==> run G <==
==> flow/design.v <==
`timescale 1ns / 1ps
module IDP_encoder_42(   
    input wire[29 - 1 : 0] datain,     
    input wire clock,
    output reg[41:0] codeout     
    );
    reg [3:0] code_reg;
    wire [41 - 4 : 0] code_wire;     
    reg [27 - 1 : 0] r_msb;    
    always @(datain) begin       
        if(datain < 102334155) begin   
            code_reg[3:0] = 4'b0000;
            r_msb = datain; 
        end
        else if( (datain >= 102334155) && (datain < 165580141) ) begin
            code_reg[3:0] = 4'b0001;
            r_msb = datain - 63245986; 
        end
        else if( (datain >= 165580141) && (datain < 267914296) ) begin
            code_reg[3:0] = 4'b1000;
            r_msb = datain - 165580141; 
        end
        else if( (datain >= 267914296) && (datain < (165580141 * 2)) ) begin
            code_reg[3:0] = 4'b1001;
            r_msb = datain - 63245986 - 165580141; 
        end
        else if( (datain >= (165580141 * 2)) && (datain < 433494437) ) begin
            code_reg[3:0] = 4'b0011;
            r_msb = datain - 63245986 - 267914296; 
        end
        else if( (datain >= 433494437) && (datain < (267914296 * 2)) ) begin
            code_reg[3:0] = 4'b1100;
            r_msb = datain - 267914296 - 165580141; 
        end
        else if( (datain >= (267914296 * 2)) && (datain < (267914296 * 2 + 63245986)) ) begin
            code_reg[3:0] = 4'b0110;
            r_msb = datain - (267914296 * 2); 
        end
        else if( (datain >= (267914296 * 2 + 63245986)) && (datain < 701408733) ) begin
            code_reg[3:0] = 4'b0111;
            r_msb = datain - (267914296 * 2) - 63245986; 
        end
        else if( (datain >= 701408733) && (datain < (701408733 + 63245986)) ) begin
            code_reg[3:0] = 4'b1110;
            r_msb = datain - (267914296 * 2) - 165580141; 
        end
        else begin
            code_reg[3:0] = 4'b1111;
            r_msb = datain - (267914296 * 2) - 165580141 - 63245986; 
        end
    end
    wire [26 - 1 : 0] r37;
    wire [26 - 1 : 0] r36;
    wire [25 - 1 : 0] r35;
    wire [24 - 1 : 0] r34;
    wire [24 - 1 : 0] r33;
    wire [23 - 1 : 0] r32;
    wire [22 - 1 : 0] r31;
    wire [22 - 1 : 0] r30;
    wire [21 - 1 : 0] r29;
    wire [20 - 1 : 0] r28;
    wire [19 - 1 : 0] r27;
    wire [19 - 1 : 0] r26;
    wire [18 - 1 : 0] r25;
    wire [17 - 1 : 0] r24;
    wire [17 - 1 : 0] r23;
    wire [16 - 1 : 0] r22;
    wire [15 - 1 : 0] r21;
    wire [15 - 1 : 0] r20;
    wire [14 - 1 : 0] r19;
    wire [13 - 1 : 0] r18;
    wire [13 - 1 : 0] r17;
    wire [12 - 1 : 0] r16;
    wire [11 - 1 : 0] r15;
    wire [10 - 1 : 0] r14;
    wire [10 - 1 : 0] r13;
    wire [9 - 1 : 0] r12;
    wire [8 - 1 : 0] r11;
    wire [8 - 1 : 0] r10;
    wire [7 - 1 : 0] r09;
    wire [6 - 1 : 0] r08;
    wire [6 - 1 : 0] r07;
    wire [5 - 1 : 0] r06;
    wire [4 - 1 : 0] r05;
    wire [3 - 1 : 0] r04;
    wire [3 - 1 : 0] r03;
    wire [2 - 1 : 0] r02;
    wire [1 - 1 : 0] r01;
    assign r37 = (code_wire[37] == 0) ? (r_msb) : (r_msb - 39088169);
    assign r36 = (code_wire[36] == 0) ? (r37) : (r37 - 24157817);
    assign r35 = (code_wire[35] == 0) ? (r36) : (r36 - 14930352);
    assign r34 = (code_wire[34] == 0) ? (r35) : (r35 - 9227465);
    assign r33 = (code_wire[33] == 0) ? (r34) : (r34 - 5702887);
    assign r32 = (code_wire[32] == 0) ? (r33) : (r33 - 3524578);
    assign r31 = (code_wire[31] == 0) ? (r32) : (r32 - 2178309);
    assign r30 = (code_wire[30] == 0) ? (r31) : (r31 - 1346269);
    assign r29 = (code_wire[29] == 0) ? (r30) : (r30 - 832040);
    assign r28 = (code_wire[28] == 0) ? (r29) : (r29 - 514229);
    assign r27 = (code_wire[27] == 0) ? (r28) : (r28 - 317811);
    assign r26 = (code_wire[26] == 0) ? (r27) : (r27 - 196418);
    assign r25 = (code_wire[25] == 0) ? (r26) : (r26 - 121393);
    assign r24 = (code_wire[24] == 0) ? (r25) : (r25 - 75025);
    assign r23 = (code_wire[23] == 0) ? (r24) : (r24 - 46368);
    assign r22 = (code_wire[22] == 0) ? (r23) : (r23 - 28657);
    assign r21 = (code_wire[21] == 0) ? (r22) : (r22 - 17711);
    assign r20 = (code_wire[20] == 0) ? (r21) : (r21 - 10946);
    assign r19 = (code_wire[19] == 0) ? (r20) : (r20 - 6765);
    assign r18 = (code_wire[18] == 0) ? (r19) : (r19 - 4181);
    assign r17 = (code_wire[17] == 0) ? (r18) : (r18 - 2584);
    assign r16 = (code_wire[16] == 0) ? (r17) : (r17 - 1597);
    assign r15 = (code_wire[15] == 0) ? (r16) : (r16 - 987);
    assign r14 = (code_wire[14] == 0) ? (r15) : (r15 - 610);
    assign r13 = (code_wire[13] == 0) ? (r14) : (r14 - 377);
    assign r12 = (code_wire[12] == 0) ? (r13) : (r13 - 233);
    assign r11 = (code_wire[11] == 0) ? (r12) : (r12 - 144);
    assign r10 = (code_wire[10] == 0) ? (r11) : (r11 - 89);
    assign r09 = (code_wire[09] == 0) ? (r10) : (r10 - 55);
    assign r08 = (code_wire[08] == 0) ? (r09) : (r09 - 34);
    assign r07 = (code_wire[07] == 0) ? (r08) : (r08 - 21);
    assign r06 = (code_wire[06] == 0) ? (r07) : (r07 - 13);
    assign r05 = (code_wire[05] == 0) ? (r06) : (r06 - 8);
    assign r04 = (code_wire[04] == 0) ? (r05) : (r05 - 5);
    assign r03 = (code_wire[03] == 0) ? (r04) : (r04 - 3);
    assign r02 = (code_wire[02] == 0) ? (r03) : (r03 - 2);
    assign r01 = (code_wire[01] == 0) ? (r02) : (r02 - 1);
    assign code_wire[37] = (r_msb < 39088169) ? (0) : ( (r_msb >= 63245986) ? (1) : (code_reg[0]) );
    assign code_wire[36] = (r37 < 24157817) ? (0) : ( (r37 >= 39088169) ? (1) : (code_wire[37]) );
    assign code_wire[35] = (r36 < 14930352) ? (0) : ( (r36 >= 24157817) ? (1) : (code_wire[36]) );
    assign code_wire[34] = (r35 < 9227465) ? (0) : ( (r35 >= 14930352) ? (1) : (code_wire[35]) );
    assign code_wire[33] = (r34 < 5702887) ? (0) : ( (r34 >= 9227465) ? (1) : (code_wire[34]) );
    assign code_wire[32] = (r33 < 3524578) ? (0) : ( (r33 >= 5702887) ? (1) : (code_wire[33]) );
    assign code_wire[31] = (r32 < 2178309) ? (0) : ( (r32 >= 3524578) ? (1) : (code_wire[32]) );
    assign code_wire[30] = (r31 < 1346269) ? (0) : ( (r31 >= 2178309) ? (1) : (code_wire[31]) );
    assign code_wire[29] = (r30 < 832040) ? (0) : ( (r30 >= 1346269) ? (1) : (code_wire[30]) );
    assign code_wire[28] = (r29 < 514229) ? (0) : ( (r29 >= 832040) ? (1) : (code_wire[29]) );
    assign code_wire[27] = (r28 < 317811) ? (0) : ( (r28 >= 514229) ? (1) : (code_wire[28]) );
    assign code_wire[26] = (r27 < 196418) ? (0) : ( (r27 >= 317811) ? (1) : (code_wire[27]) );
    assign code_wire[25] = (r26 < 121393) ? (0) : ( (r26 >= 196418) ? (1) : (code_wire[26]) );
    assign code_wire[24] = (r25 < 75025) ? (0) : ( (r25 >= 121393) ? (1) : (code_wire[25]) );
    assign code_wire[23] = (r24 < 46368) ? (0) : ( (r24 >= 75025) ? (1) : (code_wire[24]) );
    assign code_wire[22] = (r23 < 28657) ? (0) : ( (r23 >= 46368) ? (1) : (code_wire[23]) );
    assign code_wire[21] = (r22 < 17711) ? (0) : ( (r22 >= 28657) ? (1) : (code_wire[22]) );
    assign code_wire[20] = (r21 < 10946) ? (0) : ( (r21 >= 17711) ? (1) : (code_wire[21]) );
    assign code_wire[19] = (r20 < 6765) ? (0) : ( (r20 >= 10946) ? (1) : (code_wire[20]) );
    assign code_wire[18] = (r19 < 4181) ? (0) : ( (r19 >= 6765) ? (1) : (code_wire[19]) );
    assign code_wire[17] = (r18 < 2584) ? (0) : ( (r18 >= 4181) ? (1) : (code_wire[18]) );
    assign code_wire[16] = (r17 < 1597) ? (0) : ( (r17 >= 2584) ? (1) : (code_wire[17]) );
    assign code_wire[15] = (r16 < 987) ? (0) : ( (r16 >= 1597) ? (1) : (code_wire[16]) );
    assign code_wire[14] = (r15 < 610) ? (0) : ( (r15 >= 987) ? (1) : (code_wire[15]) );
    assign code_wire[13] = (r14 < 377) ? (0) : ( (r14 >= 610) ? (1) : (code_wire[14]) );
    assign code_wire[12] = (r13 < 233) ? (0) : ( (r13 >= 377) ? (1) : (code_wire[13]) );
    assign code_wire[11] = (r12 < 144) ? (0) : ( (r12 >= 233) ? (1) : (code_wire[12]) );
    assign code_wire[10] = (r11 < 89) ? (0) : ( (r11 >= 144) ? (1) : (code_wire[11]) );
    assign code_wire[9] = (r10 < 55) ? (0) : ( (r10 >= 89) ? (1) : (code_wire[10]) );
    assign code_wire[8] = (r09 < 34) ? (0) : ( (r09 >= 55) ? (1) : (code_wire[9]) );
    assign code_wire[7] = (r08 < 21) ? (0) : ( (r08 >= 34) ? (1) : (code_wire[8]) );
    assign code_wire[6] = (r07 < 13) ? (0) : ( (r07 >= 21) ? (1) : (code_wire[7]) );
    assign code_wire[5] = (r06 < 8) ? (0) : ( (r06 >= 13) ? (1) : (code_wire[6]) );
    assign code_wire[4] = (r05 < 5) ? (0) : ( (r05 >= 8) ? (1) : (code_wire[5]) );
    assign code_wire[3] = (r04 < 3) ? (0) : ( (r04 >= 5) ? (1) : (code_wire[4]) );
    assign code_wire[2] = (r03 < 2) ? (0) : ( (r03 >= 3) ? (1) : (code_wire[3]) );
    assign code_wire[1] = (r02 < 1) ? (0) : ( (r02 >= 2) ? (1) : (code_wire[2]) );
    assign code_wire[0] = r01;
    always @(posedge clock) begin
        codeout[41 - 4 : 0] <= code_wire;
        codeout[41 : 41 - 3] <= code_reg;
    end
endmodule
==> flow/run.sh <==
#!/bin/bash
# the make line also repeats each setting of config.mk as NAME=value (left out here)
make -C /OpenROAD-flow-scripts/flow DESIGN_CONFIG=/design/flow/config.mk WORK_HOME=/design/flow/orfs CLKGATE_MAP_FILE= finish
==> flow/config.mk <==
export PLATFORM = sky130hd
export DESIGN_NAME = IDP_encoder_42
export DESIGN_NICKNAME = IDP_encoder_42
export VERILOG_FILES = /design/flow/design.v
export SDC_FILE = /design/flow/constraint.sdc
export NUM_CORES = 4
export LEC_CHECK = 0
export CAP_MARGIN = 25
export CELL_PAD_IN_SITES_GLOBAL_PLACEMENT = 2
export CORE_ASPECT_RATIO = 0.77
export CORE_MARGIN = 6
export CORE_UTILIZATION = 40
export CTS_CLUSTER_DIAMETER = 54
export CTS_CLUSTER_SIZE = 36
export GPL_ROUTABILITY_DRIVEN = 0
export GPL_TIMING_DRIVEN = 0
export MIN_ROUTING_LAYER = met1
export SLEW_MARGIN = 20
export TNS_END_PERCENT = 35
==> flow/constraint.sdc <==
create_clock -name core_clock -period 94.5 [get_ports {clock}]
set_input_delay 18.9000 -clock core_clock [delete_from_list [all_inputs] [get_ports {clock}]]
set_output_delay 18.9000 -clock core_clock [all_outputs]
set_load 0.01 [all_outputs]
==> inputs of run E, as changes to run G <==
CAP_MARGIN = 20   (was 25)
CELL_PAD_IN_SITES_GLOBAL_PLACEMENT = default   (was 2)
CORE_ASPECT_RATIO = default   (was 0.77)
CORE_MARGIN = 2   (was 6)
CORE_UTILIZATION = 68   (was 40)
CTS_CLUSTER_DIAMETER = 291   (was 54)
CTS_CLUSTER_SIZE = 21   (was 36)
GPL_ROUTABILITY_DRIVEN = default   (was 0)
GPL_TIMING_DRIVEN = default   (was 0)
MAX_ROUTING_LAYER = met4   (was default)
MIN_ROUTING_LAYER = default   (was met1)
TNS_END_PERCENT = default   (was 35)
==> flow/constraint.sdc (replaced) <==
create_clock -name core_clock -period 58.9 [get_ports {clock}]
set_input_delay 11.7800 -clock core_clock [delete_from_list [all_inputs] [get_ports {clock}]]
set_output_delay 11.7800 -clock core_clock [all_outputs]
set_load 0.01 [all_outputs]
==> inputs of run M, as changes to run G <==
CAP_MARGIN = 20   (was 25)
CELL_PAD_IN_SITES_GLOBAL_PLACEMENT = default   (was 2)
CORE_ASPECT_RATIO = default   (was 0.77)
CORE_MARGIN = 2   (was 6)
CORE_UTILIZATION = 27   (was 40)
CTS_CLUSTER_DIAMETER = 60   (was 54)
CTS_CLUSTER_SIZE = 10   (was 36)
GPL_ROUTABILITY_DRIVEN = default   (was 0)
GPL_TIMING_DRIVEN = default   (was 0)
MIN_ROUTING_LAYER = default   (was met1)
TNS_END_PERCENT = default   (was 35)
==> flow/constraint.sdc (replaced) <==
create_clock -name core_clock -period 82.4 [get_ports {clock}]
set_input_delay 16.4800 -clock core_clock [delete_from_list [all_inputs] [get_ports {clock}]]
set_output_delay 16.4800 -clock core_clock [all_outputs]
set_load 0.01 [all_outputs]
==> comparison <==
Run G finished with timing, DRC and antenna clean. Run M ran to the end with no violations. Run E stopped in detailed placement (3_5_place_dp), error DPL-0033.
Between run G and run M, the lower via count is in run M (gap 2.4%, measured against run M).
Between run M and run G, the lower hold slack is in run M (gap 2100 ps).
Global-route usage: run M is lower than run G (11 points).
Between run M and run G, the lower routed wire length is in run M (gap 13%, measured against run G).
